==> inputs of run B <==
==> flow/design.v <==
module  CONV(
	input		clk,
	input		reset,
	output	reg	busy,	
	input		ready,	
	output	reg [11:0]	iaddr,
	input	signed [19:0] idata,	
	output	 reg cwr,
	output	 reg [11:0]	caddr_wr,
	output	 reg [19:0]	cdata_wr,
	output	 reg	crd,
	output	 reg [11:0]	caddr_rd,
	input	 [19:0]	cdata_rd,
	output reg 	[2:0] 	csel
	);
	reg [11:0] image_addr;
	reg [11:0] L1_image_addr;
	reg [9:0] L1_write_addr;
	wire [11:0] L1_image_addr1;
	wire [11:0] L1_image_addr2;
	wire [11:0] L1_image_addr3;
	wire [11:0] image_addr1;
	wire [11:0] image_addr2;
	wire [11:0] image_addr3;
	wire [11:0] image_addr4;
	wire [11:0] image_addr5;
	wire [11:0] image_addr6;
	wire [11:0] image_addr7;
	wire [11:0] image_addr8;
	reg [2:0] state , next_state;
	reg [3:0] kernel_count;
	reg signed	[19:0] ker;
	reg signed [19:0] cdata_max;
	reg signed [39:0] gray_data;
	reg signed [39:0] L0_conv_data;
	wire signed [39:0] L0_round_data;
	wire signed [19:0] L0_relu_data;
	wire zero_padding;
	parameter  INIT = 3'b000 ;
	parameter  L0_READ = 3'b001 ;
	parameter  RELU = 3'b010 ;
	parameter  L0_WRITE = 3'b011 ;
	parameter  L1_INIT = 3'b100 ;
	parameter  L1_READ = 3'b101 ;
	parameter  L1_WRITE = 3'b110 ;
	parameter  FINISH = 3'b111 ;
always @(posedge clk or posedge reset) begin
	if (reset) begin
		state <= INIT;
	end
	else begin
		state <= next_state;
	end
end
always@(*)begin
    case (state)
        INIT:begin
			if(ready) next_state =  L0_READ;
            else next_state = INIT;
		end 
        L0_READ :begin
			if(kernel_count == 4'd10) next_state = RELU;
			else next_state = L0_READ;
		end 
		RELU :begin
			next_state = L0_WRITE;
		end 
		L0_WRITE: begin
			if(image_addr == 12'd4095) next_state = L1_INIT;
			else next_state = L0_READ;
		end
		L1_INIT: begin
			 next_state = L1_READ;
		end
		L1_READ: begin
			 if(kernel_count ==  4'd6) next_state = L1_WRITE;
			 else next_state = L1_READ;
		end
		L1_WRITE: begin
			 if(L1_write_addr == 10'd1023) next_state = FINISH;
			 else next_state = L1_READ;
		end
		FINISH: begin
			 next_state = FINISH;
		end
        default: begin
			next_state = FINISH;
		end
    endcase
end
always @(*) begin
    case (state)
        INIT: begin
                busy = 0;
				cwr =  0;
				csel = 3'b000;
				crd = 0;
        end 
        L0_READ: begin
                busy = 1;
				cwr =  0;
				csel = 3'b000;
				crd = 0; 
        end
		RELU: begin
				busy = 1;
				cwr =  0;
				csel = 3'b000;
				crd = 0;
		end
		L0_WRITE: begin
				busy = 1;
				cwr =  1;
				csel = 3'b001;
				crd = 0;
		end
		L1_INIT:begin
				busy = 1;
				cwr =  0;
				csel = 3'b000;
				crd = 0;
		end
		L1_READ:begin
				busy = 1;
				cwr =  0;
				csel = 3'b001;
				crd =  1;
		end
		L1_WRITE:begin
				busy = 1;
				cwr =  1;
				csel = 3'b011;
				crd =  0;
		end
        FINISH: begin
                busy = 0;
				cwr =  0;
				csel = 3'b000;
				crd = 0;
        end
        default: begin
                busy = 0;
				cwr =  0;
				csel = 3'b000;
				crd = 0;
		end
    endcase
end
always @(posedge clk) begin
	if(state == INIT) begin
		image_addr <= 12'b0;
	end
	else if(state == L0_WRITE ) begin
		image_addr <= image_addr + 1;
	end
end
assign image_addr1 = image_addr-12'b000001000001;
assign image_addr2 = image_addr1+12'b000000000001;
assign image_addr3 = image_addr2+12'b000000000001;
assign image_addr4 = image_addr-12'b000000000001;
assign image_addr5 = image_addr+12'b000000000001;
assign image_addr6 = image_addr+12'b000000111111;
assign image_addr7 = image_addr6+12'b000000000001;
assign image_addr8 = image_addr7+12'b000000000001;
always @(posedge clk ) begin
	case (kernel_count)
		4'd0: 	iaddr <= image_addr;
		4'd1: 	iaddr <= image_addr1;
		4'd2: 	iaddr <= image_addr2;
		4'd3:	iaddr <= image_addr3;
		4'd4:	iaddr <= image_addr4;
		4'd5:	iaddr <= image_addr5;
		4'd6:	iaddr <= image_addr6;
		4'd7:	iaddr <= image_addr7;
		4'd8:	iaddr <= image_addr8;
		default: begin
		end
	endcase
end
assign zero_padding = 	 ((image_addr[11:6] == 6'b000000) && (kernel_count==4'd2||kernel_count==4'd3||kernel_count==4'd4))
						||((image_addr[11:6] == 6'b111111) && (kernel_count==4'd7||kernel_count==4'd8||kernel_count==4'd9))
						||((image_addr[5:0] == 6'b000000) && (kernel_count==4'd2||kernel_count==4'd5||kernel_count==4'd7))
						||((image_addr[5:0]	== 6'b111111) && (kernel_count==4'd4||kernel_count==4'd6||kernel_count==4'd9));
always@(*) begin
	if(reset) begin
		ker = 20'HF8F71;
	end
	else begin
		case (kernel_count)
			4'd1:	ker = 20'HF8F71;
			4'd2:	ker = 20'H0A89E;
			4'd3:	ker = 20'H092D5;
			4'd4:	ker = 20'H06D43;
			4'd5:	ker = 20'H01004;
			4'd6:	ker = 20'HF6E54;
			4'd7:	ker = 20'HFA6D7;
			4'd8:	ker = 20'HFC834;
			4'd9:	ker = 20'HFAC19;
			default:ker = 20'H00000;
		endcase
	end
end
always @(posedge clk) begin
	if(state == INIT) begin
		gray_data <= 20'sb0;
	end
	else if(state == L0_READ ) begin
		case (kernel_count)
			4'd1: 	gray_data  <= (zero_padding)?20'sb0:idata*ker;
			4'd2: 	gray_data  <= (zero_padding)?20'sb0:idata*ker;
			4'd3:	gray_data  <= (zero_padding)?20'sb0:idata*ker;
			4'd4:	gray_data  <= (zero_padding)?20'sb0:idata*ker;
			4'd5:	gray_data  <= (zero_padding)?20'sb0:idata*ker;
			4'd6:	gray_data  <= (zero_padding)?20'sb0:idata*ker;
			4'd7:	gray_data  <= (zero_padding)?20'sb0:idata*ker;
			4'd8:	gray_data  <= (zero_padding)?20'sb0:idata*ker; 
			4'd9: 	gray_data  <= (zero_padding)?20'sb0:idata*ker;
			default: begin
				gray_data  <= 20'sb0;
			end
		endcase
	end
end
always @(posedge clk) begin
	if(state == INIT || state == RELU || state == L1_WRITE) begin
		kernel_count <= 4'b0;
	end
	else if(state == L0_READ ) begin
		kernel_count <= kernel_count + 1;
	end
	else if (state == L1_READ)begin
		kernel_count <= kernel_count + 1;
	end
end
always@(posedge clk or posedge reset) 
begin
	if(reset) begin
		L0_conv_data <= 0;
    end else if (state == L0_WRITE) begin 
        L0_conv_data <= 0;       
    end else begin 
        L0_conv_data <= L0_conv_data + gray_data;
    end
end
assign L0_round_data = (state == RELU && L0_conv_data[15] ) ? 
						(L0_conv_data+40'h0013110000):(L0_conv_data+40'h0013100000);
assign L0_relu_data =  (L0_round_data>0) ? L0_round_data[35:16] :20'b0; 
always @(posedge clk or posedge reset) begin
	if(reset)begin
		cdata_wr <= 0;
	end
	else begin
		case (state)
			INIT:		cdata_wr <= 0;
			L0_READ:	cdata_wr <= 0;
			RELU:		cdata_wr <= L0_relu_data;
			L0_WRITE:	cdata_wr <= cdata_wr;
			L1_INIT:	cdata_wr <= 0;
			L1_READ:	cdata_wr <= (kernel_count == 4'd6)?cdata_max:0;
			L1_WRITE:	cdata_wr <= 0;
			FINISH: 	cdata_wr <= 0;
			default: 	cdata_wr <= 0;
		endcase
	end
end
always @(posedge clk or posedge reset) begin
	if(reset)begin
		caddr_wr <= 0;
	end
	else begin
		case (state)
			INIT:		caddr_wr <= image_addr;
			L0_READ:	caddr_wr <= image_addr;
			RELU:		caddr_wr <= image_addr;
			L0_WRITE:	caddr_wr <= image_addr;
			L1_INIT:	caddr_wr <= L1_write_addr;
			L1_READ:	caddr_wr <= L1_write_addr;
			L1_WRITE:	caddr_wr <= L1_write_addr;
			FINISH: 	caddr_wr <= 0;
			default: 	begin
			end
		endcase
	end
end
always @(posedge clk or posedge reset) begin
	if (reset) begin
		L1_image_addr <=12'b0; 
	end
	else if(state == L1_WRITE) begin
		if(L1_image_addr[5:0] == 6'b111110)
			L1_image_addr <= L1_image_addr +12'b000001000010;
		else 
			L1_image_addr <= L1_image_addr +12'b000000000010;	
	end
end
assign L1_image_addr1 = L1_image_addr + 12'd1;
assign L1_image_addr2 = L1_image_addr + 12'd64;
assign L1_image_addr3 = L1_image_addr + 12'd65;
always @(posedge clk or posedge reset) begin
	if (reset) begin
		L1_write_addr <= 10'b0;
	end
	else if (state == L1_WRITE)begin
		L1_write_addr <= L1_write_addr +1;
	end
end
always@(posedge clk or posedge reset) begin
	if(reset) begin
		caddr_rd <= 12'b0;
	end
	else if (state == L1_READ)begin
		case (kernel_count)
			4'd1:	caddr_rd  <= L1_image_addr;
			4'd2:	caddr_rd  <= L1_image_addr1;
			4'd3:	caddr_rd  <= L1_image_addr2;
			4'd4:	caddr_rd  <= L1_image_addr3;
			default: caddr_rd <=  12'b0;
		endcase
	end
end
always@(posedge clk or posedge reset)begin
	if(reset) begin
		cdata_max <= 20'b0;
	end
	else if(state == L1_READ)begin
		case (kernel_count)
			4'd0:  	cdata_max  <= 20'b0;
			4'd1:  	cdata_max  <= 20'b0;
			4'd2:	cdata_max  <= (cdata_max >= cdata_rd)?cdata_max:cdata_rd;
			4'd3:	cdata_max  <= (cdata_max >= cdata_rd)?cdata_max:cdata_rd;
			4'd4:	cdata_max  <= (cdata_max >= cdata_rd)?cdata_max:cdata_rd;
			4'd5:	cdata_max  <= (cdata_max >= cdata_rd)?cdata_max:cdata_rd;
			default: begin
			end
		endcase
	end
end
endmodule
==> flow/run.sh <==
#!/bin/bash
# the make line also repeats each setting of config.mk as NAME=value (left out here)
make -C /OpenROAD-flow-scripts/flow DESIGN_CONFIG=/design/flow/config.mk WORK_HOME=/design/flow/orfs CLKGATE_MAP_FILE= finish
==> flow/config.mk <==
export PLATFORM = sky130hd
export DESIGN_NAME = CONV
export DESIGN_NICKNAME = CONV
export VERILOG_FILES = /design/flow/design.v
export SDC_FILE = /design/flow/constraint.sdc
export NUM_CORES = 4
export LEC_CHECK = 0
export CAP_MARGIN = 30
export CORE_MARGIN = 10
export CORE_UTILIZATION = 51
export CTS_CLUSTER_DIAMETER = 216
export GPL_ROUTABILITY_DRIVEN = 0
export GPL_TIMING_DRIVEN = 1
export HOLD_SLACK_MARGIN = 0.17
export MAX_ROUTING_LAYER = met4
export PLACE_DENSITY_LB_ADDON = 0.13
export SETUP_SLACK_MARGIN = 2.4
export SLEW_MARGIN = 10
==> flow/constraint.sdc <==
create_clock -name core_clock -period 10.0 [get_ports {clk}]
set_input_delay 2.0000 -clock core_clock [delete_from_list [all_inputs] [get_ports {clk}]]
set_output_delay 2.0000 -clock core_clock [all_outputs]
set_load 0.01 [all_outputs]
==> run F (differences from run B) <==
Settings changed: ABC_AREA from default to 1, CAP_MARGIN 30 to 40, CELL_PAD_IN_SITES_GLOBAL_PLACEMENT from default to 3, CORE_ASPECT_RATIO from default to 1.63, CORE_MARGIN 10 to 8, CORE_UTILIZATION 51 to 72, CTS_CLUSTER_DIAMETER 216 to default, CTS_CLUSTER_SIZE from default to 66, GPL_TIMING_DRIVEN 1 to default, HOLD_SLACK_MARGIN 0.17 to default, PLACE_DENSITY_LB_ADDON 0.13 to 0.0, SETUP_SLACK_MARGIN 2.4 to default, SLEW_MARGIN 10 to 25, TNS_END_PERCENT from default to 15.
==> flow/constraint.sdc (replaced) <==
create_clock -name core_clock -period 6.88 [get_ports {clk}]
set_input_delay 1.3760 -clock core_clock [delete_from_list [all_inputs] [get_ports {clk}]]
set_output_delay 1.3760 -clock core_clock [all_outputs]
set_load 0.01 [all_outputs]
==> results <==
Run B passed the timing, DRC and antenna checks. Run F stopped in global placement without I/O.
Area after synthesis: run B is lower than run F (about 2.7%).
Die area: run B is higher than run F (38%).
Of run F and run B, run F has the higher synthesized cell count (gap 19%, measured against run B).
==> figures <==
| metric | run B | run F |
|---|---|---|
| Outcome | finished clean | did not finish |
| Failing step | - | global placement without I/O |
| FP Util | 0.513 | 0.723 |
| Die X-Extent | 255 um | 173 um |
| Avg Cell Area, Syn | 8.85 um2 | 7.63 um2 |
| Die outline area | 65200 um2 | 47200 um2 |
| Compound-gate portion of the synthesized area | 0.126 | 0.104 |
| Portion of the post-synthesis area used by sequential elements | 0.178 | 0.173 |
| Xor+xnor area frac | 0.0500 | 0.0196 |
| Count of unique library cells instantiated by Yosys | 94 | 63 |
| Height of the die | 255 um | 272 um |
| Core area | 55000 um2 | 40100 um2 |
| Count of standard-cell rows | 86 | 94 |
| Yosys stat cell total | 3191 | 3804 |
| Area share of and/or/nand/nor cells after synthesis | 0.159 | 0.214 |
| Yosys chip area | 28200 um2 | 29000 um2 |
| Mux cell area share | 0.0118 | 0 |
| Synthesized netlist net count | 3840 | 4453 |
| Fa+ha+maj area frac | 0.380 | 0.368 |
